==> xenon: inputs <==
==> flow/design.v <==
module sig_altmult_add
(
	input signed [15:0] dataa, datab, datac, datad,
	input 		clock, aclr,
	output reg 	[32:0] result
);
	reg signed	[15:0] dataa_reg, datab_reg, datac_reg, datad_reg;
	reg signed	[31:0] mult0_result, mult1_result;
	always @ (posedge clock or posedge aclr) begin
    	if (aclr) begin
			dataa_reg <= {16{1'b0}};
			datab_reg <= {16{1'b0}};
			datac_reg <= {16{1'b0}};
			datad_reg <= {16{1'b0}};
			mult0_result <= {32{1'b0}};
			mult1_result <= {32{1'b0}};
			result <= {33{1'b0}};
		end
		else begin
			dataa_reg <= dataa;
			datab_reg <= datab;
			datac_reg <= datac;
			datad_reg <= datad;
			mult0_result <= dataa_reg * datab_reg;
			mult1_result <= datac_reg * datad_reg;
			result <= mult0_result + mult1_result;
		end
	end
endmodule
==> flow/run.sh <==
#!/bin/bash
# the make line also repeats each setting of config.mk as NAME=value (left out here)
make -C /OpenROAD-flow-scripts/flow DESIGN_CONFIG=/design/flow/config.mk WORK_HOME=/design/flow/orfs CLKGATE_MAP_FILE= finish
==> flow/config.mk <==
export PLATFORM = sky130hd
export DESIGN_NAME = sig_altmult_add
export DESIGN_NICKNAME = sig_altmult_add
export VERILOG_FILES = /design/flow/design.v
export SDC_FILE = /design/flow/constraint.sdc
export NUM_CORES = 4
export LEC_CHECK = 0
export CAP_MARGIN = 20
export CORE_MARGIN = 2
export CORE_UTILIZATION = 59
export SLEW_MARGIN = 20
==> flow/constraint.sdc <==
create_clock -name core_clock -period 4.77 [get_ports {clock}]
set_input_delay 0.9540 -clock core_clock [delete_from_list [all_inputs] [get_ports {clock}]]
set_output_delay 0.9540 -clock core_clock [all_outputs]
set_load 0.01 [all_outputs]
==> tundra (differences from xenon) <==
- CORE_UTILIZATION: 59 -> 36
==> flow/constraint.sdc (replaced) <==
create_clock -name core_clock -period 6.78 [get_ports {clock}]
set_input_delay 1.3560 -clock core_clock [delete_from_list [all_inputs] [get_ports {clock}]]
set_output_delay 1.3560 -clock core_clock [all_outputs]
set_load 0.01 [all_outputs]
==> umber (differences from xenon) <==
- CORE_UTILIZATION: 59 -> 72
- CTS_CLUSTER_DIAMETER: default -> 362
- CTS_CLUSTER_SIZE: default -> 47
- PLACE_DENSITY_LB_ADDON: default -> 0.01
==> flow/constraint.sdc (replaced) <==
create_clock -name core_clock -period 5.43 [get_ports {clock}]
set_input_delay 1.0860 -clock core_clock [delete_from_list [all_inputs] [get_ports {clock}]]
set_output_delay 1.0860 -clock core_clock [all_outputs]
set_load 0.01 [all_outputs]
==> summary of the runs <==
xenon ran to the end with violations: negative setup slack. umber finished with negative setup slack left. tundra passed the timing, design-rule and antenna checks. The highest cell count belongs to xenon, the lowest to umber. Clock skew, highest first: umber, tundra, xenon. Against umber, the setup slack of xenon is lower by 0.41 ns. The highest register-to-register slack belongs to tundra, the lowest to xenon. Fmax, highest first: xenon, umber, tundra. Of xenon and tundra, tundra has the higher die size (gap about 40%, measured against tundra). Design area: xenon > umber > tundra.
==> figures <==
	xenon	tundra	umber
Result of the run	finished with violations	timing/DRC/antenna clean	finished with violations
Layout check failures	negative setup slack	-	negative setup slack
Total setup buffers inserted after CTS	61	0	59
Worst hold margin	0.483 ns	0.502 ns	0.497 ns
Timing startpoint of the critical path	datac_reg[6]$_DFF_PP0_	datac_reg[10]$_DFF_PP0_	datad_reg[2]$_DFF_PP0_
Cell resize tally after clock tree synthesis	210	0	183
Global routing met3 resource utilization	0.0480	0.0283	0.0749
Avg Vias per Cell	5.19	4.72	6.14
Clk latency of the worst-skew pair	0.50 ns	0.49 ns	0.50 ns
Largest stage delay on the critical path	0.57 ns	0.56 ns	0.55 ns
Drt first-iter violations	1062	845	2275
Row cnt	76	97	68
Global-route wire length before repair	101000 um	97200 um	114000 um
Final Core Density	0.753	0.405	0.919
Final wirelength	60200 um	56800 um	78400 um
Dpl hpwl	49000 um	47400 um	51100 um


==> inputs of run M <==
RTL: the design.v shown in full above, as it stands there.
make LEC_CHECK=0 ABC_AREA=1 CAP_MARGIN=10 CELL_PAD_IN_SITES_DETAIL_PLACEMENT=2 CELL_PAD_IN_SITES_GLOBAL_PLACEMENT=3 CORE_MARGIN=5 CORE_UTILIZATION=47 CTS_CLUSTER_DIAMETER=60 GPL_ROUTABILITY_DRIVEN=1 GPL_TIMING_DRIVEN=0 HOLD_SLACK_MARGIN=0.15 MAX_ROUTING_LAYER=met4 MIN_ROUTING_LAYER=met2 PLACE_DENSITY=0.52 SETUP_SLACK_MARGIN=0.72 SLEW_MARGIN=20 finish   # period 5.24 ns
run.sh (not shown) runs the stock make flow with config.mk's settings and CLKGATE_MAP_FILE=.
==> run P: changes against run M <==
- ABC_AREA: 1 -> default
- CTS_CLUSTER_DIAMETER: 60 -> 46
- GPL_TIMING_DRIVEN: 0 -> 1
==> run R: changes against run M <==
- ABC_AREA: 1 -> default
- CAP_MARGIN: 10 -> 20
- CELL_PAD_IN_SITES_DETAIL_PLACEMENT: 2 -> default
- CELL_PAD_IN_SITES_GLOBAL_PLACEMENT: 3 -> 2
- CORE_MARGIN: 5 -> 9
- CORE_UTILIZATION: 47 -> 40
- CTS_CLUSTER_DIAMETER: 60 -> default
- GPL_ROUTABILITY_DRIVEN: 1 -> default
- HOLD_SLACK_MARGIN: 0.15 -> default
- MAX_ROUTING_LAYER: met4 -> default
- MIN_ROUTING_LAYER: met2 -> default
- PLACE_DENSITY: 0.52 -> default
- PLACE_DENSITY_LB_ADDON: default -> 0.2
- SETUP_SLACK_MARGIN: 0.72 -> default
==> flow/constraint.sdc (replaced) <==
create_clock -name core_clock -period 11.5 [get_ports {clock}]
set_input_delay 2.3000 -clock core_clock [delete_from_list [all_inputs] [get_ports {clock}]]
set_output_delay 2.3000 -clock core_clock [all_outputs]
set_load 0.01 [all_outputs]
==> GITHUB_STEP_SUMMARY <==
## Synthesis and layout report

| Metric | Value |
|---|---|
| FP Util | `around two fifths` |
| Status | `complete, no violations` |
| Yosys xor share | `under 10%` |
| Syn Inst Count | `~2600` |
| Simple Share, Synth | `13.6%` |
| Cell Rows | `92` |
| Cell area after synthesis | `roughly 26000 µm²` |
| Top cells by area | `fa_1, dfrtp_1, ha_1` |
| Most common library cells after synthesis | `inv_1, fa_1, nand2_1` |
# the run above: run R

==> GITHUB_STEP_SUMMARY <==
## Implementation flow summary

| Metric | Value |
|---|---|
| Status | `did not finish` |
| Stop stage | `global placement without I/O (3_1_place_gp_skip_io)` |
| First Error | `[ERROR GPL-0301] Utilization 102.951 % exceeds 100%.` |
| Simple Share, Synth | `19.6%` |
# the run above: run M

==> GITHUB_STEP_SUMMARY <==
## Implementation flow summary

| Metric | Value |
|---|---|
| Status | `did not finish` |
| Stop stage | `clock tree synthesis (4_1_cts)` |
| First Error | `[ERROR DPL-0033] detailed placement checks failed during check placement.` |
| FP Util | `47.4%` |
| Cell area after synthesis | `around 26000 µm²` |
| Yosys xor share | `3.05%` |
| Syn Inst Count | `between 2000 and 3000` |
| Cell Type Count | `just over 70` |
# the run above: run P



==> v39: inputs <==
RTL: the design.v shown in full above, as it stands there.
Settings: LEC_CHECK=0, CAP_MARGIN=10, CELL_PAD_IN_SITES_DETAIL_PLACEMENT=2, CORE_MARGIN=5, CORE_UTILIZATION=47, CTS_CLUSTER_DIAMETER=46, GPL_ROUTABILITY_DRIVEN=1, GPL_TIMING_DRIVEN=0, MAX_ROUTING_LAYER=met4, MIN_ROUTING_LAYER=met2, PLACE_DENSITY_LB_ADDON=0.1, SETUP_SLACK_MARGIN=0.72, SLEW_MARGIN=20; clock period 5.24 ns.
==> inputs of v3, as changes to v39 <==
--- a/flow/config.mk
+++ b/flow/config.mk
@@ -8,8 +8,9 @@
 export CAP_MARGIN = 10
-export CELL_PAD_IN_SITES_DETAIL_PLACEMENT = 2
+export CELL_PAD_IN_SITES_DETAIL_PLACEMENT = 0
 export CORE_MARGIN = 5
 export CORE_UTILIZATION = 47
-export CTS_CLUSTER_DIAMETER = 46
+export CTS_CLUSTER_DIAMETER = 79
 export GPL_ROUTABILITY_DRIVEN = 1
 export GPL_TIMING_DRIVEN = 0
+export HOLD_SLACK_MARGIN = 0.23
 export MAX_ROUTING_LAYER = met4
==> inputs of v23, as changes to v39 <==
==> flow/config.mk (replaced) <==
export PLATFORM = sky130hd
export DESIGN_NAME = sig_altmult_add
export DESIGN_NICKNAME = sig_altmult_add
export VERILOG_FILES = /design/flow/design.v
export SDC_FILE = /design/flow/constraint.sdc
export NUM_CORES = 4
export LEC_CHECK = 0
export CAP_MARGIN = 20
export CORE_MARGIN = 2
export CORE_UTILIZATION = 40
export SLEW_MARGIN = 20
==> flow/constraint.sdc (replaced) <==
create_clock -name core_clock -period 6.78 [get_ports {clock}]
set_input_delay 1.3560 -clock core_clock [delete_from_list [all_inputs] [get_ports {clock}]]
set_output_delay 1.3560 -clock core_clock [all_outputs]
set_load 0.01 [all_outputs]
==> inputs of v27, as changes to v39 <==
==> flow/config.mk (replaced) <==
export PLATFORM = sky130hd
export DESIGN_NAME = sig_altmult_add
export DESIGN_NICKNAME = sig_altmult_add
export VERILOG_FILES = /design/flow/design.v
export SDC_FILE = /design/flow/constraint.sdc
export NUM_CORES = 4
export LEC_CHECK = 0
export ABC_AREA = 1
export CAP_MARGIN = 10
export CELL_PAD_IN_SITES_DETAIL_PLACEMENT = 0
export CELL_PAD_IN_SITES_GLOBAL_PLACEMENT = 3
export CORE_ASPECT_RATIO = 0.5
export CORE_MARGIN = 2
export CORE_UTILIZATION = 34
export CTS_CLUSTER_DIAMETER = 266
export CTS_CLUSTER_SIZE = 100
export GPL_ROUTABILITY_DRIVEN = 0
export MAX_ROUTING_LAYER = met5
export MIN_ROUTING_LAYER = met1
export PLACE_DENSITY_LB_ADDON = 0.3
export SETUP_SLACK_MARGIN = -0.52
export SLEW_MARGIN = 20
export TNS_END_PERCENT = 10
==> run_results.csv <==
group,metric,value,unit
yosys,topCellsByArea,"fa_1, dfrtp_1, inv_1",
yosys,syn_inst,3599,
run_status,outcome,"failed layout checks",
run_status,so_faults,"setup timing",
timing,setup_ws,-319,ps
timing,setup_viol_count_final,41,
yosys,ys_chip_area,28100,sq um
yosys,syn_area,28100,sq um
# the run above: v27

==> run_results.csv <==
group,metric,value,unit
run_status,outcome,"finished clean",
timing,setup_ws,287,ps
yosys,ys_chip_area,25500,sq um
yosys,syn_area,25500,sq um
timing,setup_viol_count_final,0,
finish,nMultiInputCombCells,1742,
run,warnings,26,
finish,regArea,4050,sq um
# the run above: v23

==> run_results.csv <==
group,metric,value,unit
run_status,error_line,"[ERROR DPL-0033] detailed placement checks failed during check placement.",
run_status,outcome,"aborted with a tool error",
yosys,topCellsByArea,"fa_1, dfrtp_1, ha_1",
run_status,last-stage-reached,"clock tree synthesis",
# the run above: v39

==> run_results.csv <==
group,metric,value,unit
run_status,outcome,"failed layout checks",
run_status,so_faults,"setup timing",
timing,setup_viol_count_final,39,
timing,setup_ws,-970,ps
yosys,topCellsByArea,"fa_1, dfrtp_1, ha_1",
# the run above: v3



==> inputs of 01-04 <==
Starts from the design.v that is shown in full above.
clock: 7.0 ns
lec_check: 0
abc_area: 1
cap_margin: 20
core_aspect_ratio: 1.74
core_margin: 2
core_utilization: 45
cts_cluster_diameter: 259
cts_cluster_size: 100
hold_slack_margin: -0.08
slew_margin: 20
tns_end_percent: 25
==> inputs of 11-14, as changes to 01-04 <==
- CAP_MARGIN: 20 -> 5
- CELL_PAD_IN_SITES_DETAIL_PLACEMENT: unset -> 0
- CELL_PAD_IN_SITES_GLOBAL_PLACEMENT: unset -> 1
- CORE_ASPECT_RATIO: 1.74 -> 1.02
- CORE_MARGIN: 2 -> 3
- CORE_UTILIZATION: 45 -> 24
- CTS_CLUSTER_DIAMETER: 259 -> unset
- CTS_CLUSTER_SIZE: 100 -> 21
- GPL_TIMING_DRIVEN: unset -> 1
- HOLD_SLACK_MARGIN: -0.08 -> unset
- SLEW_MARGIN: 20 -> 10
- TNS_END_PERCENT: 25 -> 45
==> node_exporter_impl.prom <==
# HELP chip_impl_metric Physical implementation figures
# TYPE chip_impl_metric gauge
chip_impl_info{name="outcome",value="timing/DRC/antenna clean"} 1
chip_impl_metric{name="area_share_nonclk_buffers",unit=""} 0.03902
chip_impl_metric{name="die_height",unit="um"} 333.9
chip_impl_metric{name="wl_per_cell",unit="um"} 17.05
chip_impl_info{name="crit_path_start",value="datad_reg[1]"} 1
chip_impl_metric{name="drt_first_iter_violations",unit=""} 717
chip_impl_metric{name="routed_length_on_met3",unit="mm"} 1.339
chip_impl_metric{name="place_ws",unit="ns"} 0.7404
chip_impl_metric{name="postLayoutCellArea",unit="mm2"} 0.03053
(the above is from 01-04)
==> node_exporter_impl.prom <==
# HELP chip_impl_metric Physical implementation figures
# TYPE chip_impl_metric gauge
chip_impl_info{name="r2r-start",value="datac_reg[15]"} 1
chip_impl_info{name="crit_path_start",value="datac_reg[15]"} 1
chip_impl_metric{name="postLayoutCellArea",unit="mm2"} 0.03134
chip_impl_metric{name="routed_length_on_met3",unit="mm"} 2.544
chip_impl_metric{name="max_slew_margin",unit=""} 0.4159
chip_impl_info{name="outcome",value="timing/DRC/antenna clean"} 1
chip_impl_metric{name="area_share_nonclk_buffers",unit=""} 0.03466
chip_impl_metric{name="place_ws",unit="ns"} 0.9227
chip_impl_metric{name="die_height",unit="um"} 351.8
chip_impl_metric{name="wl_per_cell",unit="um"} 14.54
(the above is from 11-14)


==> fjord: inputs <==
RTL: the design.v shown in full above, as it stands there.
Settings: LEC_CHECK=0, CAP_MARGIN=20, CORE_MARGIN=2, CORE_UTILIZATION=72, PLACE_DENSITY_LB_ADDON=0.01, SETUP_SLACK_MARGIN=1.68, SLEW_MARGIN=20, TNS_END_PERCENT=5; clock period 5.92 ns.
==> raven (differences from fjord) <==
CORE_UTILIZATION = 20   (was 72)
PLACE_DENSITY_LB_ADDON = not set   (was 0.01)
SETUP_SLACK_MARGIN = not set   (was 1.68)
TNS_END_PERCENT = not set   (was 5)
==> flow/constraint.sdc (replaced) <==
create_clock -name core_clock -period 10.2 [get_ports {clock}]
set_input_delay 2.0400 -clock core_clock [delete_from_list [all_inputs] [get_ports {clock}]]
set_output_delay 2.0400 -clock core_clock [all_outputs]
set_load 0.01 [all_outputs]
==> notes <==
fjord produced a layout that fails on negative setup slack. raven produced a clean layout. Between fjord and raven, the lower via count is in raven (gap 8.4%, measured against raven). Of raven and fjord, raven has the higher worst hold slack (gap 0.010 ns).


==> 09-26 <==
// sig_altmult_add: RTL as listed in full above, without the edits since
Settings: LEC_CHECK=0, ABC_AREA=1, CAP_MARGIN=20, CORE_MARGIN=2, CORE_UTILIZATION=68, CTS_CLUSTER_SIZE=99, SLEW_MARGIN=20, TNS_END_PERCENT=5; clock period 4.01 ns.
==> 02-11: changes against 09-26 <==
- CORE_UTILIZATION: 68 -> 72
- CTS_CLUSTER_DIAMETER: not set -> 198
- CTS_CLUSTER_SIZE: 99 -> 47
- PLACE_DENSITY_LB_ADDON: not set -> 0.01
- SETUP_SLACK_MARGIN: not set -> 0.51
- TNS_END_PERCENT: 5 -> not set
==> flow/constraint.sdc (replaced) <==
create_clock -name core_clock -period 4.75 [get_ports {clock}]
set_input_delay 0.9500 -clock core_clock [delete_from_list [all_inputs] [get_ports {clock}]]
set_output_delay 0.9500 -clock core_clock [all_outputs]
set_load 0.01 [all_outputs]
==> comparison <==
09-26 ran to the end with violations: setup timing. 02-11 aborted during global routing (5_1_grt), error GRT-0116.
Between 02-11 and 09-26, the lower die area is in 02-11 (gap 5.4%, measured against 09-26).
In synthesized cell count, 09-26 and 02-11 do not differ.
Area after synthesis is the same in 02-11 and 09-26.
